## design/flow/design.v

```verilog
module pwmblink(
    input  logic clk,
    input  logic rst,
    output logic RGB_R,
    output logic RGB_B,
    output logic RGB_G
);
    parameter CLKMAX = 12000000;  
    logic [31:0] counter;
    logic [8:0] x;  
    logic [7:0] sharktooth;  
    logic [7:0] red;
    logic [7:0] green;
    logic [7:0] blue;
    always_ff @(posedge clk) begin
        if (rst) begin
            counter <= 0;
            x <= 0;
            sharktooth <= 0;
        end else begin
        if (counter >= CLKMAX/360) begin
            counter <= 0;
            if (x >= 359) begin
                x <= 0;
            end
            else begin
                x <= x + 1;
            end
            end
        else begin
            counter <= counter + 1;
        end
        sharktooth <= sharktooth + 1;
        end
    end
    always_comb begin
        if(x < 60) begin
            green = 255*x/60;
            blue = 0;
            red  = 255;
        end else if (x < 120) begin
            green = 255;
            blue = 0;
            red  = 255 - 255*(x-60)/60;
        end else if (x < 180) begin
            green = 255;
            blue = 255*(x-120)/60;
            red  = 0;
        end else if (x < 240) begin
            green = 255 - 255*(x-180)/60;
            blue = 255;
            red  = 0;
        end else if (x < 300) begin
            green = 0;
            blue = 255;
            red  = 255*(x-240)/60;
        end else begin
            green = 0;
            blue = 255 - 255*(x-300)/60;
            red  = 255;
        end
    end
    assign {RGB_R, RGB_G, RGB_B} = {sharktooth < red, sharktooth < green, sharktooth < blue};
endmodule
```

## design/flow/run.sh

```bash
#!/bin/bash
# the make line also repeats each setting of config.mk as NAME=value (left out here)
make -C /OpenROAD-flow-scripts/flow DESIGN_CONFIG=/design/flow/config.mk WORK_HOME=/design/flow/orfs CLKGATE_MAP_FILE= finish
```

## design/flow/config.mk

```make
export PLATFORM = sky130hd
export DESIGN_NAME = pwmblink
export DESIGN_NICKNAME = pwmblink
export VERILOG_FILES = /design/flow/design.v
export SDC_FILE = /design/flow/constraint.sdc
export NUM_CORES = 4
export LEC_CHECK = 0
export ABC_AREA = 1
export CAP_MARGIN = 35
export CORE_MARGIN = 2
export CORE_UTILIZATION = 72
export CTS_CLUSTER_SIZE = 10
export HOLD_SLACK_MARGIN = 0.27
export PLACE_DENSITY = 0.42
export SLEW_MARGIN = 20
```

## design/flow/constraint.sdc

```tcl
create_clock -name core_clock -period 34.8 [get_ports {clk}]
set_input_delay 6.9600 -clock core_clock [delete_from_list [all_inputs] [get_ports {clk}]]
set_output_delay 6.9600 -clock core_clock [all_outputs]
set_load 0.01 [all_outputs]
```

==> changes_impl.md, run 1 <==
## Implementation

* Status: complete, no violations
* Number of enable flip-flop cells at 0
* Endpoint class of the critical path: primary output
* Leak at just over 10 nW
* Comb pwr at around 0.00052 W
* NetSw at between 0.0003 and 0.0004 W
* CP required at 27.84 ns
* GRT Resource Usage Total at 0.412
* IO Count at 5
* Die width at between 150 and 200 µm
* Tightest Pin Transition at 0.875 ns
* CTS Buf Count at 5
* Placer congestion estimate at roughly 1.1
* Via density at 5.90
* Hold slack at 0.467 ns
* Number of max-cap violations at 0
* Sequential share of power at 0.093
* Tool warning count at 67
* Max VDD drop at about 26 µV
* Setup_tns at 0 ns
* Fill cell count at about 2000
* Syn avg cell area at 7.10 µm²
* Clock Pin Slew Worst Setup and Hold Paths at 0.07 ns
* Top Consumer: combinational cells
* Clock latency (worst-skew pair) at 0.32 ns
* Cell mode on critical path: nand2_1
* Detail Route Antenna Nets at 0
* CTS resizes at 0
* Cell count along the critical path at 76
* Most used flip-flop cell: dfxtp_1
* Critical Path Start Type: flip-flop
* Layout Utilization at 0.754
* Switching Share at 0.580
* Crit-path max cell delay at 0.83 ns
* Synth Seq Share at 0.0533
* Antenna Diode Count at 0
* Core Area at 25100 µm²
* Logic pwr share at 0.811
* RR Endpoint: x[8]$_SDFFE_PP0P_
* Post-Synth Adder-Cell Area at 0.407
* R2r setup slk at 31.39 ns
* TritonCTS clock tree: built
* CTS Hold Bufs at 0
* F_max at about 48 MHz
* Clock net power at between 0.00006 and 0.00007 W
* Post-synth cell types at 67
* Largest net degree at the start of global routing at 25
* Post-synth regs at 49
* Die Y at 164 µm
* DR iter-0 viols at 1673
* HPWL Detailed at 46.2 mm
* Vias in the first global route at around 17000
* Post-synth top cells: 597 x inv_1, 492 x nand2_1, 237 x ha_1, 226 x fa_1, 172 x nand3_1
* Synth top cell by count: inv_1
* Drt wl/cell at about 19 µm
* Area of the mapped netlist at 18400 µm²
* Vias after detailed routing at 17258
* Basic Gates by Area at 0.248
* Yosys aoi share at 0.107
* Crit-path max FO at 16
* Final #Nets at 3059
* GRT met2 Usage at 0.666
* Seq. pwr at slightly below 0.00006 W
* Port bufs at 4
* Cycle use final at 0.599
* Int Pwr at 0.000268 W
* Worst Path Buf+Inv at 11
* Chip area at 26900 µm²
* CTS Buffer Depth at 2
* Mux area share at 0.000544
* Top comb family, area: adder cells
* Hold_sp: counter[14]$_SDFF_PP0_
* GR Util met3 at 0.0995
* Area share of the largest cell type after synthesis at 0.246
* DRT Pass-1 Iters at 6
* Postcts setup bufs at 0
* Yosys Chip Area at around 18000 µm²
* Top area cell types: fa_1 25%, ha_1 16%, inv_1 12%
* Std cell rows at 58
* Hold Path End: counter[15]$_SDFF_PP0_
* WHS Path Cells at 2
* TritonCTS Sinks at roughly 49
* Drt drc at 0
* Final hold vios at 0
* Total grt overflow at 0
* Synth Warn # at 1
* Final setup fails at 0
* Worst path slowest cell: dfxtp_1
* Final WL at ~54 mm
* Met1 usage at 0.509
* CP endpoint: RGB_G
* Layer carrying the most global-route usage: met2
* # H-tree levels at 2
* Synthesized instance count at 2593
* Critical path's top delay family: simple AND/OR/NAND/NOR gates
* RSZ-0062 raised after global routing: no
* Clock skew at 0.0138 ns
* Synth-to-Final Area Change at 2.82%
* XOR Share, Synth at 0.0423
* Min Clock Period, post-route at 20.85 ns
* CTS Root Cell: clkbuf_16
* First-pass GRT wire length at 85.5 mm
* RR Startpoint: x[3]$_SDFFE_PP0P_
* CP startpoint: x[3]$_SDFFE_PP0P_
* Slew Viols, Final at 0
* Asr flop ratio synth at 0
* Cells in synth_stat.txt at 2593
* FP Util at 0.733
* Clock Power Share at 0.096
* Hold Crit Class: flip-flop to flip-flop
* Initial antenna violation count at 0
* Max-slew headroom at 0.417
* Leading area contributor after synthesis: fa_1
* R2R cell count at 7
* CP Class: flip-flop to primary output
* Critical Path AT at 13.89 ns
* Power per Cell Area at 33.8 nW/µm²
==> metrics by stage <==
stage                     setup slack, ns  area (µm²)  power, W  std cells
after detailed placement            14.86       18800  0.000560       2916
after global placement              15.50       18700  0.000546       2914
after global routing                13.09       18900  0.000695       2925
final                               13.95       18900  0.000639       2925
after CTS                           14.46       18900  0.000622       2924
after floorplan                     17.43       18500  0.000424       2608
==> area by class of cell <==
| cell class | count | area (µm²) | area share |
|---|---|---|---|
| Clock buffer | 6 | 129 | 0.00681 |
| Inverter | 630 | 2390 | 0.126 |
| Timing Repair Buffer | 14 | 120 | 0.00634 |
| Sequential cell | 49 | 981 | 0.0518 |
| Tap cell | 330 | 413 | 0.0218 |
| Multi-Input combinational cell | 1894 | 14900 | 0.785 |
| Clock inverter | 2 | 38.8 | 0.00205 |
==> per-layer routing <==
metal | vias to the layer above | part of all wire
met3 | 223 | 0.10
met1 | 8071 | 0.39
li1 | 8065 | -
met5 | - | 0
met4 | 0 | 0.064
met2 | 899 | 0.45
==> inputs of run 2 (changes only) <==
Settings changed: CAP_MARGIN 35 to 0, CORE_UTILIZATION 72 to 28, CTS_CLUSTER_SIZE 10 to 98, HOLD_SLACK_MARGIN 0.27 to unset, MIN_ROUTING_LAYER set to met2, PLACE_DENSITY 0.42 to 0.54, SETUP_SLACK_MARGIN set to 3.44, SLEW_MARGIN 20 to 35, TNS_END_PERCENT set to 45.
Clock period 34.8 ns to 19.4 ns, I/O delays scaled along.
==> run 2 against run 1 <==
Compared with the run above:
- wire length increased by 7.0%
- core utilization decreased by 43 points
- register-to-register slack got worse by 15 ns
- global-route usage decreased by 16 points
- sequential share of layout area decreased by 0.52 points
- sequential cell count unchanged
- first-iteration DRC count increased by 140%
- hold slack improved by 0.0087 ns
- combinational power increased by 110%
- critical path type unchanged
- largest cell class unchanged
==> changes_impl.md, run 2 <==
## Implementation

* Min Clock Period, post-route at 15.36 ns
* Layout Utilization at 0.329
* Die width at ~260 µm
* Number of enable flip-flop cells at 0
* R2r setup slk at 16.73 ns
* GRT Resource Usage Total at 0.256
* Tool warning count at ~66
* R2R cell count at 6
* Final WL at 58.2 mm
* Cycle use final at 0.792
* Total chip power at 0.00127 W
* Basic Gates by Area at 0.248
* Cell area after layout at between 20000 and 25000 µm²
* Top comb family, area: adder cells
* Top Consumer: combinational cells
* Max VDD drop at 70.2 µV
* TritonCTS Sinks at 49
* Int Pwr at about 0.00053 W
* Clock skew at 0.0133 ns
* Hold Crit Class: flip-flop to flip-flop
* Placed instance count at 3451
* Number of max-cap violations at 0
* Sequential share of power at 0.083
* Logic pwr share at 0.837
* Chip area at slightly below 70000 µm²
* Vias after detailed routing at 23366
* Drt wl/cell at 16.5 µm
* Dpl cell area at ~19000 µm²
* Clock net power at 0.000102 W
* CP startpoint: x[3]$_SDFFE_PP0P_
* CP Class: flip-flop to primary output
* Synthesized instance count at ~2600
* CTS Buf Count at 5
* Largest net degree at the start of global routing at 25
* RR Startpoint: x[0]$_SDFFE_PP0P_
* Final setup fails at 0
* Top area cell types: fa_1 25%, ha_1 16%, inv_1 12%
* Post-synth top cells: 597 x inv_1, 492 x nand2_1, 237 x ha_1, 226 x fa_1, 172 x nand3_1
* Post-Synth Adder-Cell Area at 0.407
* Critical path's top delay family: simple AND/OR/NAND/NOR gates
* Cell mode on critical path: nand2_4
* Endpoint class of the critical path: primary output
* Area share of the largest cell type after synthesis at 0.246
* Crit-path max FO at 8
* Syn avg cell area at approximately 7.1 µm²
* Placer congestion estimate at 0.970
* Hold Path End: counter[15]$_SDFF_PP0_
* FP Util at 0.282
* RR Endpoint: x[5]$_SDFFE_PP0P_
* HPWL Detailed at 46.4 mm
* Synth top cell by count: inv_1
* TritonCTS clock tree: built
* Detail Route Antenna Nets at 0
* Total grt overflow at 0
* Yosys Chip Area at 18400 µm²
* Clock Pin Slew Worst Setup and Hold Paths at 0.09 ns
* Mux area share at 0.000544
* Port bufs at 4
* Synth Warn # at 1
* Comb pwr at 0.00107 W
* Vias in the first global route at 24754
* WHS Path Cells at 2
* Crit-path max cell delay at 0.56 ns
* Synth-to-Final Area Change at 16.8%
* Area of the mapped netlist at around 18000 µm²
* Most used flip-flop cell: dfxtp_1
* Final cell count without fillers at approximately 3500
* Max-slew headroom at 0.463
* CTS Buffer Depth at 2
* Leading area contributor after synthesis: fa_1
* Yosys aoi share at 0.107
* XOR Share, Synth at 0.0423
* Tightest Pin Transition at 0.806 ns
* Slew Viols, Final at 0
* Post-synth cell types at about 67
* # H-tree levels at 2
* Hold_sp: counter[14]$_SDFF_PP0_
* Die Y at 260 µm
* Clock Power Share at 0.080
* Leak at 10.8 nW
* Synth Seq Share at 0.0533
* Power per Cell Area at slightly below 60 nW/µm²
* Critical Path Start Type: flip-flop
* First-pass GRT wire length at 89.4 mm
* RSZ-0062 raised after global routing: yes
* Drt drc at 0
* Worst Path Buf+Inv at 8
* Clock latency (worst-skew pair) at 0.32 ns
* F_max at 65.1 MHz
* Final #Nets at around 3100
* Asr flop ratio synth at 0
* CTS Root Cell: clkbuf_16
* Cells in synth_stat.txt at 2593
* Worst path slowest cell: fa_1
* DRT Pass-1 Iters at 9
* Post-synth regs at 49
* CP endpoint: RGB_G
* Switching Share at 0.584
* Final hold vios at 0
* Status: complete, no violations
* NetSw at 0.000744 W
* Via density at approximately 6.6
* Setup_tns at 0 ns
* Initial antenna violation count at 0
* Cell count along the critical path at about 70
* CP required at 15.52 ns
* DR iter-0 viols at 3994
* Core Area at 65400 µm²
* Seq. pwr at between 0.0001 and 0.00015 W
* Critical Path AT at 11.48 ns
* Std cell rows at approximately 94
* IO Count at 5
run 2: metal layers:
metal / up-vias / global-route usage / part of all wire / wire [µm]
met5: - / 0.138 / 0.017 / 963
met4: 28 / 0.0343 / 0.10 / 6060
met3: 623 / 0.361 / 0.41 / 23800
met2: 5916 / 0.293 / 0.47 / 27400
met1: 8649 / - / 0 / 0
li1: 8150 / - / - / -
run 2: timing repair:
item                                    4_1_cts  5_1_grt
resized                                      81      265
hold endpoints to repair                      0        0
endpoints found under the setup margin        3        3
hold buffers                                  0        0
setup buffers                                 9       61
pin swaps                                     8       52
run 2: stage by stage:
| stage | hold slack [ns] | worst slack (ns) |
|---|---|---|
| 2_1_floorplan | 0.433 | 5.11 |
| 3_3_place_gp | 0.450 | 2.80 |
| 3_5_place_dp | 0.461 | 2.73 |
| 4_1_cts | 0.472 | 3.44 |
| 5_1_grt | 0.499 | 3.23 |
| 6_report | 0.476 | 4.04 |
run 2: final cells by class:
class                   instances  area (µm²)
fillers                      7065       43900
multi-input cells            1894       16100
inverters                     630        2440
well taps                     864        1080
flip-flops and latches         49        1000
repair buffers                 84         727
clock buffers                   5         125
clock inverters                 3        28.8
diodes                          3        7.51
==> inputs of run 3 (changes only) <==
Settings changed: ABC_AREA 1 to unset, CAP_MARGIN 0 to 20, CELL_PAD_IN_SITES_DETAIL_PLACEMENT set to 0, CORE_ASPECT_RATIO set to 0.85, CORE_UTILIZATION 28 to 70, CTS_CLUSTER_SIZE 98 to unset, GPL_TIMING_DRIVEN set to 1, MIN_ROUTING_LAYER met2 to met1, PLACE_DENSITY 0.54 to unset, SETUP_SLACK_MARGIN 3.44 to -0.21, SLEW_MARGIN 35 to 20, TNS_END_PERCENT 45 to unset.
Clock period 19.4 ns to 14.8 ns, I/O delays scaled along.
==> run 3 against run 2 <==
Compared with the run above:
- area after synthesis about the same
- the flow now stops in global routing
- synthesized cell count decreased by 13%
- die size decreased by 59%
==> changes_impl.md, run 3 <==
## Implementation

* Post-synth cell types at 106
* Number of enable flip-flop cells at 0
* Basic Gates by Area at 0.132
* # H-tree levels at 2
* Most used flip-flop cell: dfxtp_1
* Stopping stage: global routing
* FP Util at 0.716
* Synthesized instance count at 2258
* Area of the mapped netlist at 18400 µm²
* Total grt overflow at 369
* Post-synth top cells: 428 x inv_1, 237 x ha_1, 226 x fa_1, 144 x a21oi_1, 138 x nor2_1
* Die Y at 154 µm
* Top comb family, area: adder cells
* Die width at 180 µm
* Top area cell types: fa_1 25%, ha_1 16%, inv_1 8.7%
* Yosys Chip Area at 18400 µm²
* Leading area contributor after synthesis: fa_1
* IO Count at 5
* Std cell rows at 54
* Placed instance count at 3047
* CTS Buffer Depth at 2
* Dpl cell area at 22700 µm²
* Yosys aoi share at 0.216
* XOR Share, Synth at 0.0724
* Area share of the largest cell type after synthesis at 0.245
* TritonCTS Sinks at 49
* Chip area at 27600 µm²
* Placer congestion estimate at 1.05
* Post-synth regs at 49
* Cells in synth_stat.txt at 2258
* CTS Buf Count at 5
* Post-Synth Adder-Cell Area at 0.408
* HPWL Detailed at 56.4 mm
* Syn avg cell area at around 8.2 µm²
* Port bufs at 4
* Asr flop ratio synth at 0
* Status: stopped before the end
* Core Area at about 26000 µm²
* GRT Resource Usage Total at 0.882
* Error msg: [ERROR GRT-0232] Routing congestion too high. Check the congestion heatmap in the GUI.
* CTS Hold Bufs at 0
* Synth Seq Share at 0.0532
* Synth Warn # at 1
* Synth top cell by count: inv_1
* Mux area share at 0.0149
* CTS Root Cell: clkbuf_16
## run 3: routing by layer
metal	GRT usage	overflow
met5	0.494	0
met4	0.942	116
met3	0.778	5
met2	1.02	228
met1	0.849	20
## run 3: stage by stage
| stage | hold WS (ns) | setup WS (ns) |
|---|---|---|
| CTS | 0.484 | -0.406 |
| detailed placement | 0.467 | -1.23 |
| global placement | 0.454 | -0.706 |
| floorplan | 0.438 | -0.259 |
## run 3: repair_timing
item                       CTS
cloned                       0
setup buffers               36
pin swaps                   88
resized                    176
setup endpoints to repair    3
==> inputs of run 4 (changes only) <==
Settings changed: ABC_AREA set to 1, CELL_PAD_IN_SITES_DETAIL_PLACEMENT 0 to unset, CORE_ASPECT_RATIO 0.85 to unset, CORE_UTILIZATION 70 to 66, CTS_CLUSTER_DIAMETER set to 324, GPL_TIMING_DRIVEN 1 to unset, HOLD_SLACK_MARGIN set to 0.29, MAX_ROUTING_LAYER set to met4, MIN_ROUTING_LAYER met1 to unset, SETUP_SLACK_MARGIN -0.21 to 4.54.
Clock period 14.8 ns to 22.5 ns, I/O delays scaled along.
==> run 4 against run 3 <==
Compared with the run above:
- the run now finishes clean
- area after synthesis hardly changed
- synthesized cell count is 15% higher
- die size is 5.8% higher
==> changes_impl.md, run 4 <==
## Implementation

* Status: complete, no violations
* Setup_tns at 0 ns
* Detail Route Antenna Nets at 0
* Top comb family, area: adder cells
* CP startpoint: x[5]$_SDFFE_PP0P_
* Hold slack at 0.473 ns
* CTS Hold Bufs at 0
* Top Consumer: combinational cells
* Hold Path End: counter[0]$_SDFF_PP0_
* Number of max-cap violations at 0
* Area share of the largest cell type after synthesis at 0.246
* Power per Cell Area at 49.6 nW/µm²
* Final setup fails at 0
* Layout Utilization at 0.696
* Synth Warn # at 1
* Seq. cell area at 987 µm²
* Die Y at between 150 and 200 µm
* DRT Pass-1 Iters at 8
* Post-Synth Adder-Cell Area at 0.407
* Logic area at approximately 15000 µm²
* Int Pwr at 0.000403 W
* Post-synth cell types at 67
* Max VDD drop at around 38 µV
* Drt wl/cell at 17.2 µm
* CP Class: flip-flop to primary output
* R2R cell count at 7
* Placer congestion estimate at ~1.1
* F_max at approximately 59 MHz
* Max-slew headroom at 0.304
* Synthesized instance count at 2593
* Clock Power Share at 0.088
* Tightest Pin Transition at 1.04 ns
* Port bufs at 4
* Leak at 10.3 nW
* Most used flip-flop cell: dfxtp_1
* Via density at 5.60
* Asr flop ratio synth at 0
* # H-tree levels at 2
* Critical Path Start Type: flip-flop
* TritonCTS clock tree: built
* Crit-path max cell delay at 0.56 ns
* First-pass GRT wire length at between 80 and 90 mm
* Final hold vios at 0
* Mux area share at 0.000544
* Tool warning count at between 60 and 70
* CP endpoint: RGB_R
* NetSw at 0.000552 W
* Clock latency (worst-skew pair) at 0.31 ns
* Endpoint class of the critical path: primary output
* Hold Crit Class: flip-flop to flip-flop
* Hold_sp: counter[0]$_SDFF_PP0_
* Antenna Diode Count at 0
* R2r setup slk at between 15 and 20 ns
* Synth Seq Share at 0.0533
* Yosys Chip Area at 18400 µm²
* TritonCTS Sinks at between 40 and 50
* Critical path's top delay family: simple AND/OR/NAND/NOR gates
* Vias in the first global route at 16290
* Leading area contributor after synthesis: fa_1
* Logic pwr share at 0.816
* Top area cell types: fa_1 25%, ha_1 16%, inv_1 12%
* Min Clock Period, post-route at 16.87 ns
* Chip area at 29200 µm²
* DR iter-0 viols at 1296
* XOR Share, Synth at 0.0423
* FP Util at 0.666
* Cell count along the critical path at about 80
* Area of the mapped netlist at around 18000 µm²
* Sequential share of power at 0.096
* Clock Pin Slew Worst Setup and Hold Paths at 0.09 ns
* Total grt overflow at 0
* Synth top cell by count: inv_1
* CTS Buffer Depth at 2
* Fill cell count at 2387
* IO Count at 5
* Slew Viols, Final at 0
* RR Endpoint: x[5]$_SDFFE_PP0P_
* Vias after detailed routing at 16722
* CTS Buf Count at 5
* Post-synth top cells: 597 x inv_1, 492 x nand2_1, 237 x ha_1, 226 x fa_1, 172 x nand3_1
* WHS Path Cells at 1
* Critical Path AT at 12.37 ns
* Total chip power at 0.000955 W
* Cell mode on critical path: nand2_1
* Largest net degree at the start of global routing at 25
* Final WL at 51.5 mm
* Die width at 171 µm
* CP required at ~18 ns
* Crit-path max FO at 15
* Switching Share at 0.578
* Core Area at 27600 µm²
* Clock net power at about 0.000084 W
* Worst Path Buf+Inv at 7
* Worst path slowest cell: xor2_1
* GRT Resource Usage Total at 0.374
* Cells in synth_stat.txt at 2593
* Number of enable flip-flop cells at 0
* RSZ-0062 raised after global routing: no
* CTS Root Cell: clkbuf_16
* Post-synth regs at 49
* Basic Gates by Area at 0.248
* Std cell rows at ~61
* Cycle use final at 0.750
* Seq. pwr at 0.0000914 W
* RR Startpoint: x[0]$_SDFFE_PP0P_
* Yosys aoi share at 0.107
* Comb pwr at 0.000779 W
* Synth-to-Final Area Change at 4.51%
* HPWL Detailed at 43.9 mm
* Syn avg cell area at between 7 and 8 µm²
* Drt drc at 0
* Final #Nets at slightly above 3000
* Clock skew at 0.0187 ns
* Initial antenna violation count at 0
==> run 4: timing repair <==
action,in CTS,in global routing
endpoints found under the setup margin,0,3
setup buffers,0,16
hold endpoints to repair,0,0
gates resized,0,42
==> run 4: routing by layer <==
layer / GRT usage / part of all wire
met5: - / 0
met2: 0.615 / 0.46
met3: 0.0502 / 0.074
met4: 0.141 / 0.050
met1: 0.471 / 0.41
==> run 4: cell type report <==
class / instances / share of cell area
multi-input combinational: 1894 / 0.778
inverter: 630 / 0.125
sequential: 49 / 0.0513
tap: 378 / 0.0246
timing repair buffer: 29 / 0.0139
clock buffer: 5 / 0.00650
clock inverter: 3 / 0.00150
==> run 4: through the flow <==
step	setup slack, ns	area, µm²	instances
global placement	5.50	18800	2964
global route	4.52	19200	2988
finish	5.63	19200	2988
floorplan	7.59	18500	2608
detailed placement	5.17	18800	2964
CTS	4.79	19000	2972
==> inputs of run 5 (changes only) <==
Settings changed: CELL_PAD_IN_SITES_DETAIL_PLACEMENT set to 0, CELL_PAD_IN_SITES_GLOBAL_PLACEMENT set to 3, CORE_ASPECT_RATIO set to 0.5, CORE_MARGIN 2 to 7, CORE_UTILIZATION 66 to 36, CTS_CLUSTER_DIAMETER 324 to 229, CTS_CLUSTER_SIZE set to 54, GPL_TIMING_DRIVEN set to 0, HOLD_SLACK_MARGIN 0.29 to unset, MAX_ROUTING_LAYER met4 to unset, MIN_ROUTING_LAYER set to met1, PLACE_DENSITY_LB_ADDON set to 0.13, SETUP_SLACK_MARGIN 4.54 to -0.32, SLEW_MARGIN 20 to 40, TNS_END_PERCENT set to 5.
Clock period 22.5 ns to 34.5 ns, I/O delays scaled along.
==> run 5 against run 4 <==
Compared with the run above:
- critical path depth is 3 lower
- clock skew is 0.00084 ns lower
- critical path type unchanged
- hold slack better by 0.0043 ns
- largest cell class unchanged
- core utilization is 31 points lower
- design area is 1.7% higher
- global-route usage is 17 points lower
- via count is 4.9% lower
- combinational power is 34% lower
- still clean on timing, DRC and antenna
- wire length is 15% higher
- die size is 98% higher
- first-iteration DRC count is 36% lower
- sequential share of layout area is 0.11 points lower
==> changes_impl.md, run 5 <==
## Implementation

* Status: complete, no violations
* Hold slack at 0.478 ns
* Top Consumer: combinational cells
* Mux area share at 0.000544
* Chip area at 58100 µm²
* CP startpoint: x[3]$_SDFFE_PP0P_
* Syn avg cell area at about 7.1 µm²
* CTS Buf Count at 5
* Basic Gates by Area at 0.248
* Post-synth cell types at 67
* Logic area at 14900 µm²
* Sequential share of power at 0.095
* Endpoint class of the critical path: primary output
* RR Startpoint: x[3]$_SDFFE_PP0P_
* Logic pwr share at 0.812
* Leading area contributor after synthesis: fa_1
* Power per Cell Area at 32.3 nW/µm²
* R2R cell count at 8
* GRT Resource Usage Total at 0.202
* Comb pwr at 0.000512 W
* Synth-to-Final Area Change at 6.24%
* Area of the mapped netlist at between 15000 and 20000 µm²
* Seq. cell area at 982 µm²
* Placer congestion estimate at slightly above 0.9
* Post-Synth Adder-Cell Area at 0.407
* Placed instance count at 3302
* Clock net power at just under 0.00006 W
* Synth Warn # at 1
* FP Util at 0.366
* Min Clock Period, post-route at ~21 ns
* Initial antenna violation count at 1
* Top comb family, area: adder cells
* IO Count at 5
* TritonCTS Sinks at a little under 50
* TritonCTS clock tree: built
* Drt wl/cell at 17.8 µm
* XOR Share, Synth at 0.0423
* Slew Viols, Final at 0
* F_max at about 47 MHz
* Largest net degree at the start of global routing at 17
* Via density at just under 5
* Hold Crit Class: flip-flop to flip-flop
* Postcts setup bufs at 0
* DR iter-0 viols at 832
* Top area cell types: fa_1 25%, ha_1 16%, inv_1 12%
* Final setup fails at 0
* Final #Nets at about 3000
* Total grt overflow at 0
* Clock Power Share at 0.093
* Yosys Chip Area at 18400 µm²
* Drt drc at 0
* Clock latency (worst-skew pair) at between 0.3 and 0.4 ns
* Yosys aoi share at 0.107
* Post-synth top cells: 597 x inv_1, 492 x nand2_1, 237 x ha_1, 226 x fa_1, 172 x nand3_1
* CP Class: flip-flop to primary output
* First-pass GRT wire length at 91.1 mm
* CTS Root Cell: clkbuf_16
* Worst path slowest cell: dfxtp_1
* Hold Path End: counter[0]$_SDFF_PP0_
* Max VDD drop at between 15 and 20 µV
* Cell area after layout at 19600 µm²
* Synth Seq Share at 0.0533
* Tool warning count at between 60 and 70
* Switching Share at 0.583
* Std cell rows at around 58
* Leak at 10.3 nW
* CTS Buffer Depth at 2
* Number of max-cap violations at 0
* R2r setup slk at 31.05 ns
* Synth top cell by count: inv_1
* Critical path's top delay family: simple AND/OR/NAND/NOR gates
* Final cell count without fillers at around 3300
* CTS Hold Bufs at 0
* HPWL Detailed at 52.0 mm
* NetSw at 0.000368 W
* Vias after detailed routing at 15896
* Synthesized instance count at ~2600
* Final hold vios at 0
* Critical Path AT at 14.21 ns
* Vias in the first global route at 15554
* Clock skew at 0.0179 ns
* DRT Pass-1 Iters at 5
* Post-synth regs at ~49
* Tightest Pin Transition at 0.857 ns
* Cycle use final at 0.612
* Detail Route Antenna Nets at 0
* RR Endpoint: x[8]$_SDFFE_PP0P_
* Area share of the largest cell type after synthesis at 0.246
* Dpl cell area at 19400 µm²
* CP required at 27.60 ns
* Seq. pwr at around 0.00006 W
* Clock Pin Slew Worst Setup and Hold Paths at approximately 0.1 ns
* Most used flip-flop cell: dfxtp_1
* Cell count along the critical path at 77
* WHS Path Cells at 1
* Int Pwr at 0.000263 W
* Crit-path max FO at 16
* Worst Path Buf+Inv at 11
* Setup_tns at 0 ns
* Final WL at 59.0 mm
* Core Area at about 50000 µm²
* Crit-path max cell delay at approximately 0.67 ns
* # H-tree levels at 2
* CP endpoint: RGB_R
* Antenna Diode Count at 0
* Cell mode on critical path: nand2_1
* Hold_sp: counter[0]$_SDFF_PP0_
* Asr flop ratio synth at 0
* Die Y at approximately 170 µm
* RSZ-0062 raised after global routing: no
* Die width at around 330 µm
* Number of enable flip-flop cells at 0
* Fill cell count at 5539
* Port bufs at 4
* Cells in synth_stat.txt at 2593
* Max-slew headroom at 0.422
* Critical Path Start Type: flip-flop
* CTS resizes at 0
[run 5: cell type report]
cell class / instances / area share
clock buffers: 6 / 0.00710
multi-input cells: 1894 / 0.762
inverters: 630 / 0.122
flip-flops and latches: 49 / 0.0502
well taps: 690 / 0.0441
plain buffers: 35 / 0.0122
repair buffers: 4 / 0.00205
clock inverters: 2 / 0.000832
[run 5: routing by layer]
layer	share of wire	up-vias	global-route usage
li1	-	8131	-
met1	0.51	7459	0.294
met2	0.41	274	0.300
met3	0.071	32	0.0593
met4	0.013	0	0.0290
met5	0	-	0
[run 5: per-stage QoR]
stage / power [W] / utilization / setup WS, ns
after global routing: 0.000708 / 0.388 / 12.04
final: 0.000631 / 0.388 / 13.39
after floorplan: 0.000428 / - / 17.19
after detailed placement: 0.000572 / 0.385 / 13.85
after global placement: 0.000576 / 0.385 / 13.30
after CTS: 0.000635 / 0.388 / 13.44
==> inputs of run 6 (changes only) <==
Settings changed: ABC_AREA 1 to unset, CELL_PAD_IN_SITES_DETAIL_PLACEMENT 0 to unset, CELL_PAD_IN_SITES_GLOBAL_PLACEMENT 3 to unset, CORE_ASPECT_RATIO 0.5 to unset, CORE_MARGIN 7 to 2, CORE_UTILIZATION 36 to 70, CTS_CLUSTER_DIAMETER 229 to 324, CTS_CLUSTER_SIZE 54 to 20, GPL_TIMING_DRIVEN 0 to unset, HOLD_SLACK_MARGIN set to -0.09, MAX_ROUTING_LAYER set to met4, MIN_ROUTING_LAYER met1 to unset, PLACE_DENSITY_LB_ADDON 0.13 to unset, SETUP_SLACK_MARGIN -0.32 to 4.54, SLEW_MARGIN 40 to 20, TNS_END_PERCENT 5 to unset.
Clock period 34.5 ns to 31.8 ns, I/O delays scaled along.
==> run 6 against run 5 <==
Compared with the run above:
- global-route usage rose by 20 points
- synthesized cell count shrank 13%
- via count grew 6.2%
- critical path depth fell by 32
- area after synthesis barely moved
- final cell count decreased by 22%
- sequential power is 7.5% higher
- design area is 3.2% lower
- non-clock buffer count decreased by 20
- clock power down 7.2%
- total power rose by 12%
==> changes_impl.md, run 6 <==
## Implementation

* Std cell rows at 59
* Placer congestion estimate at a little under 1
* Leading area contributor after synthesis: fa_1
* Post-Synth Adder-Cell Area at 0.408
* Place WS at slightly above 10 ns
* Hold_sp: counter[15]$_SDFF_PP0_
* Worst path slowest cell: dfxtp_1
* Critical Path Start Type: flip-flop
* Critical Path AT at 15.89 ns
* Clock latency (worst-skew pair) at 0.30 ns
* CP startpoint: x[4]$_SDFFE_PP0P_
* RR Endpoint: x[7]$_SDFFE_PP0P_
* Max VDD drop at 32.9 µV
* Final #Nets at between 2000 and 3000
* Basic Gates by Area at 0.132
* Crit-path max FO at 20
* Slew Viols, Final at 0
* R2r setup slk at 29.00 ns
* Post-synth cell types at 106
* Hold Crit Class: flip-flop to flip-flop
* # H-tree levels at 2
* Post-synth regs at slightly below 50
* Port bufs at 4
* Logic pwr share at 0.832
* DR iter-0 viols at 1938
* Setup_tns at 0 ns
* Post-route setup slack at 9.55 ns
* Most used flip-flop cell: dfxtp_1
* Power per Cell Area at 37.4 nW/µm²
* Critical path's top delay family: AND-OR/OR-AND gates
* Core Area at between 20000 and 30000 µm²
* Clock net power at 0.0000545 W
* Drt wl/cell at roughly 21 µm
* Number of max-cap violations at 0
* TritonCTS clock tree: built
* Seq. pwr at 0.0000646 W
* Area of the mapped netlist at 18400 µm²
* CTS Hold Bufs at 0
* Cell mode on critical path: inv_1
* Tool warning count at 67
* Status: complete, no violations
* RR Startpoint: counter[1]$_SDFF_PP0_
* Max-slew headroom at 0.320
* Crit-path max cell delay at 0.95 ns
* Worst Path Buf+Inv at 6
* Clock Pin Slew Worst Setup and Hold Paths at about 0.080 ns
* CP endpoint: RGB_R
* Final setup fails at 0
* Switching Share at 0.561
* Drt drc at 0
* CP required at 25.44 ns
* Area share of the largest cell type after synthesis at 0.245
* Cycle use final at 0.700
* IO Count at 5
* Synth-to-Final Area Change at 2.76%
* Number of enable flip-flop cells at 0
* FP Util at 0.709
* RSZ-0062 raised after global routing: no
* Total grt overflow at 0
* Synth Warn # at 1
* Endpoint class of the critical path: primary output
* Cell count along the critical path at 45
* Yosys aoi share at 0.216
* Clock Power Share at 0.077
* F_max at 44.9 MHz
* Clock skew at 0.0159 ns
* Hold slack at 0.490 ns
* Initial antenna violation count at 1
* Chip area at 27600 µm²
* R2R cell count at 12
* Vias after detailed routing at 16880
* WHS Path Cells at 2
* Post-synth top cells: 428 x inv_1, 237 x ha_1, 226 x fa_1, 144 x a21oi_1, 138 x nor2_1
* CP Class: flip-flop to primary output
* Via density at 6.57
* Asr flop ratio synth at 0
* Synthesized instance count at 2258
* Tightest Pin Transition at 1.02 ns
* Vias in the first global route at between 15000 and 20000
* Cells in synth_stat.txt at 2258
* First-pass GRT wire length at 86.9 mm
* CTS resizes at 0
* HPWL Detailed at 44.7 mm
* Leak at 9.00 nW
* Sequential share of power at 0.091
* Yosys Chip Area at 18400 µm²
* TritonCTS Sinks at 49
* XOR Share, Synth at 0.0724
* CTS Buffer Depth at 2
* Die Y at 166 µm
* Top Consumer: combinational cells
* Largest net degree at the start of global routing at 31
* Top area cell types: fa_1 25%, ha_1 16%, inv_1 8.7%
* NetSw at roughly 0.00040 W
* CTS Buf Count at 5
* Postcts setup bufs at 0
* DRT Pass-1 Iters at 5
* Synth Seq Share at 0.0532
* Die width at 166 µm
* Final hold vios at 0
* CTS Root Cell: clkbuf_16
* Final WL at 54.1 mm
* Hold Path End: counter[15]$_SDFF_PP0_
* Mux area share at 0.0149
* Synth top cell by count: inv_1
* Detail Route Antenna Nets at 0
* Min Clock Period, post-route at 22.25 ns
* Comb pwr at 0.000589 W
* Int Pwr at 0.000311 W
* GRT Resource Usage Total at 0.401
* Syn avg cell area at ~8 µm²
* Top comb family, area: adder cells
run 6: layer usage:
metal,vias to the layer above,routed length [µm],GRT usage
met3,218,5200,0.0620
met2,953,24700,0.652
met4,0,3350,0.179
met1,8070,20800,0.498
met5,-,0,-
li1,7639,-,-
run 6: per-stage QoR:
stage | utilization | power (W) | cell area (µm²) | instances
6_report | 0.729 | 0.000708 | 18900 | 2570
5_1_grt | 0.729 | 0.000772 | 18900 | 2570
4_1_cts | 0.728 | 0.000691 | 18900 | 2569
3_5_place_dp | 0.723 | 0.000632 | 18800 | 2561
3_3_place_gp | 0.723 | 0.000622 | 18800 | 2561
2_1_floorplan | - | 0.000491 | 18500 | 2273
run 6: cell type report:
type | instances | area (µm²)
multi-input combinational | 1725 | 15600
fill | 2038 | 7050
inverter | 433 | 1630
sequential | 49 | 981
tap | 335 | 419
timing repair buffer | 19 | 153
clock buffer | 5 | 125
clock inverter | 3 | 25.0
antenna | 1 | 2.50
==> inputs of run 7 (changes only) <==
Settings changed: CORE_UTILIZATION 70 to 72, CTS_CLUSTER_DIAMETER 324 to unset, CTS_CLUSTER_SIZE 20 to unset, HOLD_SLACK_MARGIN -0.09 to unset, MAX_ROUTING_LAYER met4 to unset, PLACE_DENSITY set to 0.65, SETUP_SLACK_MARGIN 4.54 to unset.
Clock period 31.8 ns to 15.2 ns, I/O delays scaled along.
==> run 7 against run 6 <==
Compared with the run above:
- the run now fails in global routing
- die size is 2.7% lower
- area after synthesis stayed put
- synthesized cell count stayed put
==> changes_impl.md, run 7 <==
## Implementation

* Placer congestion estimate at about 1.1
* # H-tree levels at 2
* Post-Synth Adder-Cell Area at 0.408
* CTS Hold Bufs at 0
* Error msg: [ERROR GRT-0116] Global routing finished with congestion. Check the congestion regions in the DRC Viewer.
* GRT Resource Usage Total at 0.651
* Synthesized instance count at ~2300
* Area of the mapped netlist at 18400 µm²
* Number of enable flip-flop cells at 0
* Synth Warn # at 1
* Std cell rows at 58
* Area share of the largest cell type after synthesis at 0.245
* Syn avg cell area at between 8 and 9 µm²
* TritonCTS Sinks at 49
* Placed instance count at 2995
* IO Count at 5
* Post-synth regs at 49
* Asr flop ratio synth at 0
* Status: stopped before the end
* Port bufs at 4
* Mux area share at 0.0149
* Die Y at 164 µm
* Basic Gates by Area at 0.132
* Post-synth top cells: 428 x inv_1, 237 x ha_1, 226 x fa_1, 144 x a21oi_1, 138 x nor2_1
* Yosys aoi share at 0.216
* CTS Root Cell: clkbuf_16
* Yosys Chip Area at 18400 µm²
* Top area cell types: fa_1 25%, ha_1 16%, inv_1 8.7%
* FP Util at 0.732
* Synth Seq Share at 0.0532
* Post-synth cell types at 106
* XOR Share, Synth at 0.0724
* CTS Buf Count at 5
* Stopping stage: global routing
* Leading area contributor after synthesis: fa_1
* Cells in synth_stat.txt at 2258
* Most used flip-flop cell: dfxtp_1
* Synth top cell by count: inv_1
* Chip area at 26900 µm²
* Die width at between 150 and 200 µm
* CTS Buffer Depth at 2
* Total grt overflow at 7
* Core Area at about 25000 µm²
* HPWL Detailed at approximately 55 mm
* Top comb family, area: adder cells
run 7: metrics by stage:
stage / hold WS (ns) / power, W / setup slack (ns) / area (µm²)
after floorplan: 0.438 / 0.00104 / 0.0185 / 18700
after global placement: 0.454 / 0.00160 / -0.278 / 22300
after detailed placement: 0.465 / 0.00169 / -0.742 / 22300
after CTS: 0.550 / 0.00189 / -0.132 / 23100
run 7: layer usage:
layer	GRT overflow	global-route usage
met5	0	0.152
met4	3	0.640
met3	0	0.387
met2	4	0.888
met1	0	0.666
run 7: repair_timing:
| item | 4_1_cts |
|---|---|
| gates cloned | 0 |
| setup endpoints to repair | 3 |
| pin swaps | 66 |
| gates resized | 131 |
| setup buffers | 24 |
==> inputs of run 8 (changes only) <==
Settings changed: CELL_PAD_IN_SITES_DETAIL_PLACEMENT set to 0, CORE_ASPECT_RATIO set to 0.85, CTS_CLUSTER_DIAMETER set to 341, CTS_CLUSTER_SIZE set to 33, GPL_TIMING_DRIVEN set to 1, MIN_ROUTING_LAYER set to met1, PLACE_DENSITY 0.65 to unset, SETUP_SLACK_MARGIN set to 3.8, TNS_END_PERCENT set to 40.
Clock period 15.2 ns to 17.3 ns, I/O delays scaled along.
==> run 8 against run 7 <==
Compared with the run above:
- now clean on timing, DRC and antenna
- synthesized cell count is the same
- area after synthesis is the same
- die size is essentially flat
==> changes_impl.md, run 8 <==
## Implementation

* Leak at slightly below 10 nW
* Slew Viols, Final at 0
* First-pass GRT wire length at 92.4 mm
* CTS Hold Bufs at 0
* Antenna Diode Count at 0
* RR Startpoint: counter[1]$_SDFF_PP0_
* DRT Pass-1 Iters at 6
* Top Consumer: combinational cells
* Final hold vios at 0
* Vias after detailed routing at 18072
* Worst path slowest cell: fa_1
* Clock skew at 0.0168 ns
* Critical Path AT at 13.11 ns
* Clock Pin Slew Worst Setup and Hold Paths at 0.08 ns
* Mux area share at 0.0149
* Logic area at 16600 µm²
* Clock latency (worst-skew pair) at just over 0.3 ns
* IO Count at 5
* Setup_tns at 0 ns
* RR Endpoint: x[3]$_SDFFE_PP0P_
* Cell count along the critical path at 47
* Logic pwr share at 0.852
* Max VDD drop at 105 µV
* WHS Path Cells at 2
* Post-synth cell types at 106
* Basic Gates by Area at 0.132
* Sequential share of power at 0.080
* Final #Nets at 2808
* Initial antenna violation count at 0
* Port bufs at 4
* Synth Seq Share at 0.0532
* Asr flop ratio synth at 0
* Post-synth regs at about 49
* Synth top cell by count: inv_1
* Top comb family, area: adder cells
* Max-slew headroom at 0.230
* Synth Warn # at 1
* CP startpoint: x[5]$_SDFFE_PP0P_
* FP Util at 0.739
* XOR Share, Synth at 0.0724
* Most used flip-flop cell: dfxtp_1
* Hold Path End: counter[15]$_SDFF_PP0_
* Largest net degree at the start of global routing at 30
* Clock net power at 0.000103 W
* TritonCTS clock tree: built
* Area share of the largest cell type after synthesis at 0.245
* Final WL at 61.4 mm
* Critical Path Start Type: flip-flop
* CP required at 13.84 ns
* # H-tree levels at 2
* RSZ-0062 raised after global routing: yes
* Seq. cell area at 1000 µm²
* Std cell rows at 53
* Via density at 6.76
* Power per Cell Area at 71.5 nW/µm²
* Total grt overflow at 0
* Vias in the first global route at 17675
* Placer congestion estimate at 1.01
* Worst Path Buf+Inv at 10
* CP endpoint: RGB_R
* GRT Resource Usage Total at 0.444
* Cycle use final at 0.958
* Total chip power at ~0.0015 W
* Seq. pwr at between 0.0001 and 0.00015 W
* Core Area at 24900 µm²
* Final setup fails at 0
* Critical path's top delay family: AND-OR/OR-AND gates
* Drt wl/cell at ~23 µm
* CP Class: flip-flop to primary output
* Yosys aoi share at 0.216
* Syn avg cell area at around 8.2 µm²
* CTS Buf Count at 5
* Leading area contributor after synthesis: fa_1
* Endpoint class of the critical path: primary output
* Synth-to-Final Area Change at 13.5%
* Post-Synth Adder-Cell Area at 0.408
* Hold_sp: counter[15]$_SDFF_PP0_
* Crit-path max FO at 12
* Die Y at 152 µm
* Hold Crit Class: flip-flop to flip-flop
* R2r setup slk at 14.34 ns
* R2R cell count at 12
* Min Clock Period, post-route at 16.57 ns
* Fill cell count at 1422
* Die width at 178 µm
* F_max at between 60 and 70 MHz
* Number of enable flip-flop cells at 0
* Top area cell types: fa_1 25%, ha_1 16%, inv_1 8.7%
* HPWL Detailed at ~45 mm
* Comb pwr at approximately 0.0013 W
* NetSw at about 0.00083 W
* Yosys Chip Area at ~18000 µm²
* Clock Power Share at 0.069
* Status: complete, no violations
* Cells in synth_stat.txt at 2258
* Area of the mapped netlist at around 18000 µm²
* CTS Root Cell: clkbuf_16
* Cell mode on critical path: inv_1
* Number of max-cap violations at 0
* Drt drc at 0
* Switching Share at 0.553
* Tightest Pin Transition at 1.15 ns
* Chip area at 26900 µm²
* Synthesized instance count at 2258
* Int Pwr at approximately 0.00067 W
* Tool warning count at approximately 70
* Crit-path max cell delay at 0.55 ns
* TritonCTS Sinks at 49
* Post-synth top cells: 428 x inv_1, 237 x ha_1, 226 x fa_1, 144 x a21oi_1, 138 x nor2_1
* Detail Route Antenna Nets at 0
* CTS Buffer Depth at 2
* DR iter-0 viols at around 2200
run 8: layer usage:
metal  wire length (µm)  GRT usage  vias to the layer above
met2              26900      0.700                     1315
met5                  0          0                        -
met1              22400      0.561                     8554
met4               4290      0.241                        0
li1                   -          -                     7846
met3               7750      0.113                      357
run 8: final cells by class:
| type | instances | share of cell area |
|---|---|---|
| clock inverter | 3 | 0.00120 |
| inverter | 433 | 0.0790 |
| timing repair buffer | 129 | 0.0504 |
| tap | 330 | 0.0197 |
| sequential | 49 | 0.0480 |
| clock buffer | 5 | 0.00598 |
| multi-input combinational | 1725 | 0.796 |
run 8: timing repair:
item | CTS | global route
resized | 140 | 61
endpoints found under the setup margin | 3 | 3
pin swaps | 58 | 43
setup buffers | 49 | 22
run 8: metrics by stage:
stage / cells / utilization / worst slack [ns] / hold slack [ns] / instance area (µm²)
6_report: 2674 / 0.839 / 0.730 / 0.524 / 20900
4_1_cts: 2652 / 0.821 / 1.38 / 0.519 / 20500
5_1_grt: 2674 / 0.839 / 0.396 / 0.566 / 20900
3_3_place_gp: 2595 / 0.774 / 0.437 / 0.454 / 19300
2_1_floorplan: 2273 / - / 1.74 / 0.438 / 18800
3_5_place_dp: 2595 / 0.774 / 0.153 / 0.497 / 19300
==> inputs of run 9 (changes only) <==
Settings changed: CELL_PAD_IN_SITES_DETAIL_PLACEMENT 0 to unset, CORE_ASPECT_RATIO 0.85 to unset, CORE_UTILIZATION 72 to 40, CTS_CLUSTER_DIAMETER 341 to unset, CTS_CLUSTER_SIZE 33 to unset, GPL_TIMING_DRIVEN 1 to unset, HOLD_SLACK_MARGIN set to 0.28, MIN_ROUTING_LAYER met1 to unset, PLACE_DENSITY_LB_ADDON set to 0.22, SETUP_SLACK_MARGIN 3.8 to unset, TNS_END_PERCENT 40 to unset.
Clock period 17.3 ns to 40.0 ns, I/O delays scaled along.
==> run 9 against run 8 <==
Compared with the run above:
- still clean
- wire length decreased by 7.1%
- sequential power decreased by 56%
- global-route usage decreased by 20 points
- clock skew increased by 0.0014 ns
- area after synthesis unchanged
- largest cell class unchanged
==> changes_impl.md, run 9 <==
## Implementation

* Status: complete, no violations
* Min Clock Period, post-route at 24.09 ns
* Hold_sp: counter[15]$_SDFF_PP0_
* Worst path slowest cell: xnor2_1
* Clock Pin Slew Worst Setup and Hold Paths at 0.08 ns
* Comb pwr at 0.000470 W
* Setup_tns at 0 ns
* Number of enable flip-flop cells at 0
* NetSw at roughly 0.00032 W
* Hold Path End: counter[15]$_SDFF_PP0_
* Post-synth top cells: 428 x inv_1, 237 x ha_1, 226 x fa_1, 144 x a21oi_1, 138 x nor2_1
* Seq. cell area at 981 µm²
* Drt wl/cell at ~20 µm
* Chip area at 47800 µm²
* Clock Power Share at 0.079
* Int Pwr at 0.000248 W
* Critical Path Start Type: flip-flop
* Core Area at 45400 µm²
* Synth Seq Share at 0.0532
* CP required at 32.00 ns
* Total grt overflow at 0
* Post-synth cell types at 106
* TritonCTS Sinks at around 49
* CP startpoint: x[3]$_SDFFE_PP0P_
* Dpl cell area at 19100 µm²
* Asr flop ratio synth at 0
* Synth top cell by count: inv_1
* Antenna Diode Count at 0
* CTS resizes at 0
* Cell area after layout at 19300 µm²
* Number of max-cap violations at 0
* TritonCTS clock tree: built
* Endpoint class of the critical path: primary output
* Final setup fails at 0
* Crit-path max FO at 23
* Post-synth regs at 49
* Critical path's top delay family: AND-OR/OR-AND gates
* Cell mode on critical path: ha_1
* CTS Buffer Depth at 2
* Tool warning count at between 60 and 70
* Std cell rows at approximately 78
* Max-slew headroom at 0.267
* Initial antenna violation count at 1
* Vias after detailed routing at 16103
* Area share of the largest cell type after synthesis at 0.245
* FP Util at 0.406
* Sequential share of power at 0.092
* HPWL Detailed at about 48 mm
* Top Consumer: combinational cells
* First-pass GRT wire length at 91.3 mm
* Critical Path AT at ~16 ns
* Area of the mapped netlist at ~18000 µm²
* Fill cell count at 4578
* Worst Path Buf+Inv at 4
* Clock skew at 0.0183 ns
* Cell count along the critical path at ~43
* Power per Cell Area at 29.3 nW/µm²
* Logic area at roughly 16000 µm²
* CTS Buf Count at 5
* XOR Share, Synth at 0.0724
* Yosys Chip Area at ~18000 µm²
* Top area cell types: fa_1 25%, ha_1 16%, inv_1 8.7%
* CTS Root Cell: clkbuf_16
* Post-Synth Adder-Cell Area at 0.408
* Largest net degree at the start of global routing at 31
* Tightest Pin Transition at 1.10 ns
* Final hold vios at 0
* Switching Share at 0.563
* Clock latency (worst-skew pair) at 0.31 ns
* Die Y at 219 µm
* RR Startpoint: counter[1]$_SDFF_PP0_
* R2r setup slk at around 37 ns
* Final WL at 57.1 mm
* # H-tree levels at 2
* Logic pwr share at 0.830
* Clock net power at 0.0000445 W
* Max VDD drop at approximately 21 µV
* Cells in synth_stat.txt at 2258
* Synth Warn # at 1
* WHS Path Cells at 2
* Top comb family, area: adder cells
* IO Count at 5
* Detail Route Antenna Nets at 0
* Postcts setup bufs at 0
* Port bufs at 4
* Synth-to-Final Area Change at 4.74%
* Syn avg cell area at 8.16 µm²
* R2R cell count at 12
* Via density at 5.67
* Slew Viols, Final at 0
* Crit-path max cell delay at 0.91 ns
* Most used flip-flop cell: dfxtp_1
* DR iter-0 viols at around 1200
* Synthesized instance count at 2258
* F_max at 41.5 MHz
* CP endpoint: RGB_R
* RSZ-0062 raised after global routing: no
* CP Class: flip-flop to primary output
* Vias in the first global route at approximately 16000
* DRT Pass-1 Iters at 8
* Seq. pwr at around 0.000052 W
* Leak at 9.02 nW
* RR Endpoint: x[5]$_SDFFE_PP0P_
* Die width at 219 µm
* Yosys aoi share at 0.216
* Mux area share at 0.0149
* Leading area contributor after synthesis: fa_1
* Hold Crit Class: flip-flop to flip-flop
* Placer congestion estimate at just under 1
* GRT Resource Usage Total at 0.245
* Final #Nets at 2702
* Basic Gates by Area at 0.132
* Drt drc at 0
* CTS Hold Bufs at 0
* Cycle use final at 0.602
-- run 9: layout make-up --
class / instances / area share
clock buffer: 5 / 0.00648
clock inverter: 3 / 0.00136
inverter: 433 / 0.0842
multi-input combinational: 1725 / 0.809
sequential: 49 / 0.0508
tap: 600 / 0.0389
timing repair buffer: 23 / 0.00946
-- run 9: per-stage QoR --
step | std cells | hold slack, ns | setup WS [ns] | utilization | power [W]
after floorplan | 2273 | 0.438 | 18.62 | - | 0.000390
after global placement | 2830 | 0.453 | 16.64 | 0.422 | 0.000513
after detailed placement | 2830 | 0.461 | 16.42 | 0.422 | 0.000514
after CTS | 2838 | 0.484 | 15.97 | 0.425 | 0.000563
after global routing | 2838 | 0.530 | 14.86 | 0.425 | 0.000628
final | 2838 | 0.484 | 15.91 | 0.425 | 0.000566
-- run 9: routing by layer --
metal  vias up  part of all wire  GRT usage
met5         -                 0          0
met4         0             0.038     0.0806
met3       100             0.063     0.0310
met2       494              0.46      0.404
met1      7874              0.44      0.331
li1       7635                 -          -
==> inputs of run 10 (changes only) <==
Settings changed: ABC_AREA set to 1, CAP_MARGIN 20 to 5, CELL_PAD_IN_SITES_DETAIL_PLACEMENT set to 1, CORE_ASPECT_RATIO set to 0.5, CTS_CLUSTER_DIAMETER set to 222, CTS_CLUSTER_SIZE set to 98, HOLD_SLACK_MARGIN 0.28 to unset, PLACE_DENSITY_LB_ADDON 0.22 to 0.06, SETUP_SLACK_MARGIN set to -1.91, TNS_END_PERCENT set to 20.
==> run 10 against run 9 <==
Compared with the run above:
- hold slack worse by 0.0080 ns
- clock-buffer cell count stayed put
- sequential cell count unchanged
- sequential share of layout area about the same
- final cell count is 13% higher
- critical path type unchanged
- critical endpoint unchanged
- largest cell class unchanged
- highest routed layer is now met5
==> changes_impl.md, run 10 <==
## Implementation

* RR Startpoint: x[3]$_SDFFE_PP0P_
* Clock skew at 0.0283 ns
* Top Consumer: combinational cells
* Detail Route Antenna Nets at 0
* Drt wl/cell at around 19 µm
* CTS resizes at 0
* Postcts setup bufs at 0
* Comb pwr at between 0.0004 and 0.0005 W
* Placer congestion estimate at 0.892
* XOR Share, Synth at 0.0423
* HPWL Detailed at 52.5 mm
* Max-slew headroom at 0.353
* Sequential share of power at 0.096
* RR Endpoint: x[8]$_SDFFE_PP0P_
* Logic pwr share at 0.814
* Vias after detailed routing at 16549
* CTS Buffer Depth at 2
* Leak at 10.2 nW
* R2R cell count at 7
* Port bufs at 4
* Worst path slowest cell: ha_1
* Endpoint class of the critical path: primary output
* Post-synth top cells: 597 x inv_1, 492 x nand2_1, 237 x ha_1, 226 x fa_1, 172 x nand3_1
* Final setup fails at 0
* RSZ-0062 raised after global routing: no
* Max VDD drop at 17.1 µV
* Post-Synth Adder-Cell Area at 0.407
* Clock Power Share at 0.090
* Status: complete, no violations
* Crit-path max cell delay at around 1.2 ns
* Cycle use final at 0.552
* Synth Seq Share at 0.0533
* Int Pwr at 0.000227 W
* Vias in the first global route at 17159
* Synth Warn # at 1
* R2r setup slk at 36.45 ns
* Final cell count without fillers at 3193
* Asr flop ratio synth at 0
* Cell mode on critical path: nand2_1
* Switching Share at 0.579
* Hold_sp: counter[0]$_SDFF_PP0_
* Clock latency (worst-skew pair) at 0.33 ns
* Clock net power at 0.0000485 W
* DR iter-0 viols at 917
* Cell count along the critical path at around 70
* IO Count at 5
* Final hold vios at 0
* Mux area share at 0.000544
* First-pass GRT wire length at 94.1 mm
* Top area cell types: fa_1 25%, ha_1 16%, inv_1 12%
* Core Area at roughly 45000 µm²
* CP required at 32.00 ns
* Post-synth regs at 49
* Final WL at 59.7 mm
* Final #Nets at between 3000 and 4000
* Leading area contributor after synthesis: fa_1
* Critical Path Start Type: flip-flop
* Placed instance count at 3185
* CP endpoint: RGB_R
* Synth-to-Final Area Change at 4.54%
* Area of the mapped netlist at 18400 µm²
* Min Clock Period, post-route at between 20 and 25 ns
* WHS Path Cells at 1
* Via density at between 5 and 6
* Seq. pwr at 0.0000520 W
* F_max at 45.3 MHz
* NetSw at 0.000313 W
* Number of max-cap violations at 0
* Power per Cell Area at between 20 and 30 nW/µm²
* Fill cell count at 5893
* # H-tree levels at 2
* Std cell rows at 55
* Initial antenna violation count at 2
* Yosys Chip Area at approximately 18000 µm²
* Die width at ~310 µm
* Yosys aoi share at 0.107
* Synthesized instance count at between 2000 and 3000
* GRT Resource Usage Total at 0.255
* Clock Pin Slew Worst Setup and Hold Paths at ~0.10 ns
* Antenna Diode Count at 0
* Critical path's top delay family: simple AND/OR/NAND/NOR gates
* Tool warning count at 65
* Slew Viols, Final at 0
* Worst Path Buf+Inv at 8
* Area share of the largest cell type after synthesis at 0.246
* Basic Gates by Area at 0.248
* Die Y at 156 µm
* Critical Path AT at 14.06 ns
* Crit-path max FO at 16
* TritonCTS clock tree: built
* Number of enable flip-flop cells at 0
* CTS Hold Bufs at 0
* Cells in synth_stat.txt at 2593
* FP Util at 0.407
* Hold Path End: counter[0]$_SDFF_PP0_
* Synth top cell by count: inv_1
* Largest net degree at the start of global routing at 25
* CTS Root Cell: clkbuf_16
* Hold Crit Class: flip-flop to flip-flop
* Tightest Pin Transition at 0.970 ns
* Top comb family, area: adder cells
* Post-synth cell types at 67
* TritonCTS Sinks at 49
* CTS Buf Count at 5
* CP Class: flip-flop to primary output
* Total grt overflow at 0
* Most used flip-flop cell: dfxtp_1
* DRT Pass-1 Iters at 5
* Setup_tns at 0 ns
* Drt drc at 0
* CP startpoint: x[3]$_SDFFE_PP0P_
* Chip area at between 40000 and 50000 µm²
* Syn avg cell area at 7.10 µm²
==> run 10: layout make-up <==
cell class | count | area (µm²) | share of cell area
Multi-Input combinational cell | 1894 | 14900 | 0.772
Inverter | 630 | 2390 | 0.124
Sequential cell | 49 | 981 | 0.0510
Tap cell | 598 | 748 | 0.0389
Clock buffer | 5 | 125 | 0.00650
Timing Repair Buffer | 14 | 115 | 0.00598
Clock inverter | 3 | 28.8 | 0.00150
==> run 10: stage by stage <==
step	hold WS [ns]	instance area, µm²	setup slack [ns]	util	total power [W]
global route	0.513	19200	16.38	0.425	0.000603
detailed placement	0.462	19100	18.43	0.422	0.000487
CTS	0.478	19200	18.03	0.425	0.000539
global placement	0.453	19100	18.84	0.422	0.000477
finish	0.476	19200	17.94	0.425	0.000540
floorplan	0.433	18500	21.59	-	0.000369
==> run 10: per-layer routing <==
metal  global-route usage  share of wire  wire length (µm)
met1                0.358           0.49             29200
met2                0.404           0.43             25500
met3               0.0606          0.065              3890
met4               0.0393          0.017              1040
met5                    0        0.00022                13
==> inputs of run 11 (changes only) <==
Settings changed: ABC_AREA 1 to unset, CAP_MARGIN 5 to 20, CELL_PAD_IN_SITES_DETAIL_PLACEMENT 1 to 0, CORE_ASPECT_RATIO 0.5 to 0.85, CORE_MARGIN 2 to 4, CORE_UTILIZATION 40 to 69, CTS_CLUSTER_DIAMETER 222 to unset, CTS_CLUSTER_SIZE 98 to unset, GPL_TIMING_DRIVEN set to 1, MIN_ROUTING_LAYER set to met1, PLACE_DENSITY_LB_ADDON 0.06 to unset, SETUP_SLACK_MARGIN -1.91 to 5.0, TNS_END_PERCENT 20 to unset.
Clock period 40.0 ns to 29.6 ns, I/O delays scaled along.
==> run 11 against run 10 <==
Compared with the run above:
- clock-buffer cell count unchanged
- non-clock buffer count up 7
- via count up 0.40%
- first-iteration DRC count up 110%
- die size down 39%
- synthesized cell count down 13%
- final cell count down 19%
- wire length down 10%
- core utilization up 30 points
- critical path depth down 30
- hold slack better by 0.014 ns
- critical endpoint unchanged
==> changes_impl.md, run 11 <==
## Implementation

* Port bufs at 4
* XOR Share, Synth at 0.0724
* Critical path's top delay family: AND-OR/OR-AND gates
* Worst Path Buf+Inv at 4
* Initial antenna violation count at 0
* Area of the mapped netlist at 18400 µm²
* Tightest Pin Transition at 1.04 ns
* Yosys Chip Area at 18400 µm²
* DRT Pass-1 Iters at 6
* CP endpoint: RGB_R
* First-pass GRT wire length at 86.1 mm
* Worst path slowest cell: dfxtp_1
* Top Consumer: combinational cells
* DR iter-0 viols at 1958
* Critical Path AT at 16.34 ns
* Drt wl/cell at ~21 µm
* Synth-to-Final Area Change at 2.87%
* Drt drc at 0
* Min Clock Period, post-route at ~22 ns
* Antenna Diode Count at 0
* Vias in the first global route at approximately 16000
* Setup_tns at 0 ns
* Crit-path max cell delay at 1.01 ns
* CTS Buf Count at 5
* Post-synth top cells: 428 x inv_1, 237 x ha_1, 226 x fa_1, 144 x a21oi_1, 138 x nor2_1
* TritonCTS clock tree: built
* Seq. pwr at 0.0000693 W
* Synth top cell by count: inv_1
* F_max at 44.9 MHz
* Cycle use final at 0.752
* Std cell rows at 54
* Tool warning count at around 67
* Clock Pin Slew Worst Setup and Hold Paths at 0.08 ns
* Met1 usage at 0.507
* Endpoint class of the critical path: primary output
* Leading area contributor after synthesis: fa_1
* CTS Root Cell: clkbuf_16
* Final WL at approximately 54 mm
* Max-slew headroom at 0.307
* Place WS at 8.07 ns
* GRT met2 Usage at 0.584
* Die width at 185 µm
* Final setup fails at 0
* Comb pwr at 0.000638 W
* Cell mode on critical path: fa_1
* Slew Viols, Final at 0
* Leak at 9.01 nW
* Hold_sp: counter[15]$_SDFF_PP0_
* Syn avg cell area at 8.16 µm²
* NetSw at 0.000436 W
* Synthesized instance count at approximately 2300
* Critical Path Start Type: flip-flop
* Top area cell types: fa_1 25%, ha_1 16%, inv_1 8.7%
* Die Y at 159 µm
* Placer congestion estimate at 1.08
* Top comb family, area: adder cells
* Clock Power Share at 0.083
* Asr flop ratio synth at 0
* CTS resizes at 0
* WHS Path Cells at 2
* CP startpoint: x[4]$_SDFFE_PP0P_
* CTS Buffer Depth at 2
* Switching Share at 0.565
* Yosys aoi share at 0.216
* Synth Seq Share at 0.0532
* Synth Warn # at 1
* IO Count at 5
* GR Util met3 at 0.0879
* Postcts setup bufs at 0
* TritonCTS Sinks at 49
* Detail Route Antenna Nets at 0
* RR Endpoint: x[8]$_SDFFE_PP0P_
* Cell count along the critical path at ~42
* Largest net degree at the start of global routing at 31
* Post-synth regs at roughly 50
* HPWL Detailed at approximately 45 mm
* Hold Crit Class: flip-flop to flip-flop
* Sequential share of power at 0.090
* Logic pwr share at 0.827
* Int Pwr at 0.000336 W
* RR Startpoint: x[4]$_SDFFE_PP0P_
* Clock latency (worst-skew pair) at 0.31 ns
* Cells in synth_stat.txt at 2258
* Post-route setup slack at 7.34 ns
* R2r setup slk at 26.37 ns
* Placed instance count at 2564
* Mux area share at 0.0149
* Number of enable flip-flop cells at 0
* FP Util at 0.709
* Post-Synth Adder-Cell Area at 0.408
* Hold Path End: counter[15]$_SDFF_PP0_
* Final #Nets at 2700
* Area share of the largest cell type after synthesis at 0.245
* Vias after detailed routing at 16616
* Via density at 6.46
* GRT Resource Usage Total at 0.372
* Layer carrying the most global-route usage: met2
* CTS Hold Bufs at 0
* CP required at approximately 24 ns
* Total grt overflow at 0
* Final hold vios at 0
* Final cell count without fillers at 2572
* # H-tree levels at 2
* Basic Gates by Area at 0.132
* Number of max-cap violations at 0
* Chip area at 29400 µm²
* Power per Cell Area at 40.7 nW/µm²
* R2R cell count at 7
* Max VDD drop at 49.9 µV
* Clock net power at 0.0000643 W
* Status: complete, no violations
* RSZ-0062 raised after global routing: no
* Clock skew at between 0.01 and 0.015 ns
* CP Class: flip-flop to primary output
* Post-synth cell types at 106
* Most used flip-flop cell: dfxtp_1
* Core Area at 26000 µm²
* Crit-path max FO at 20
## run 11: metrics by stage
step | utilization | hold slack [ns] | instance area (µm²) | power (W)
3_3_place_gp | 0.723 | 0.456 | 18800 | 0.000669
2_1_floorplan | - | 0.438 | 18500 | 0.000527
5_1_grt | 0.729 | 0.512 | 19000 | 0.000838
6_report | 0.729 | 0.490 | 19000 | 0.000772
4_1_cts | 0.729 | 0.486 | 19000 | 0.000753
3_5_place_dp | 0.723 | 0.459 | 18800 | 0.000683
## run 11: layout make-up
class | count | area, µm²
multi-input combinational | 1725 | 15600
sequential | 49 | 981
inverter | 433 | 1630
fill | 2112 | 7050
tap | 336 | 420
timing repair buffer | 21 | 168
clock buffer | 5 | 125
clock inverter | 3 | 28.8
## run 11: per-layer routing
layer / routed length, µm / vias to the layer above
met5: 0 / -
met4: 2090 / 0
met3: 5870 / 162
met2: 23400 / 879
met1: 22300 / 7942
li1: - / 7633
Power is estimated from default activity; no workload was simulated.
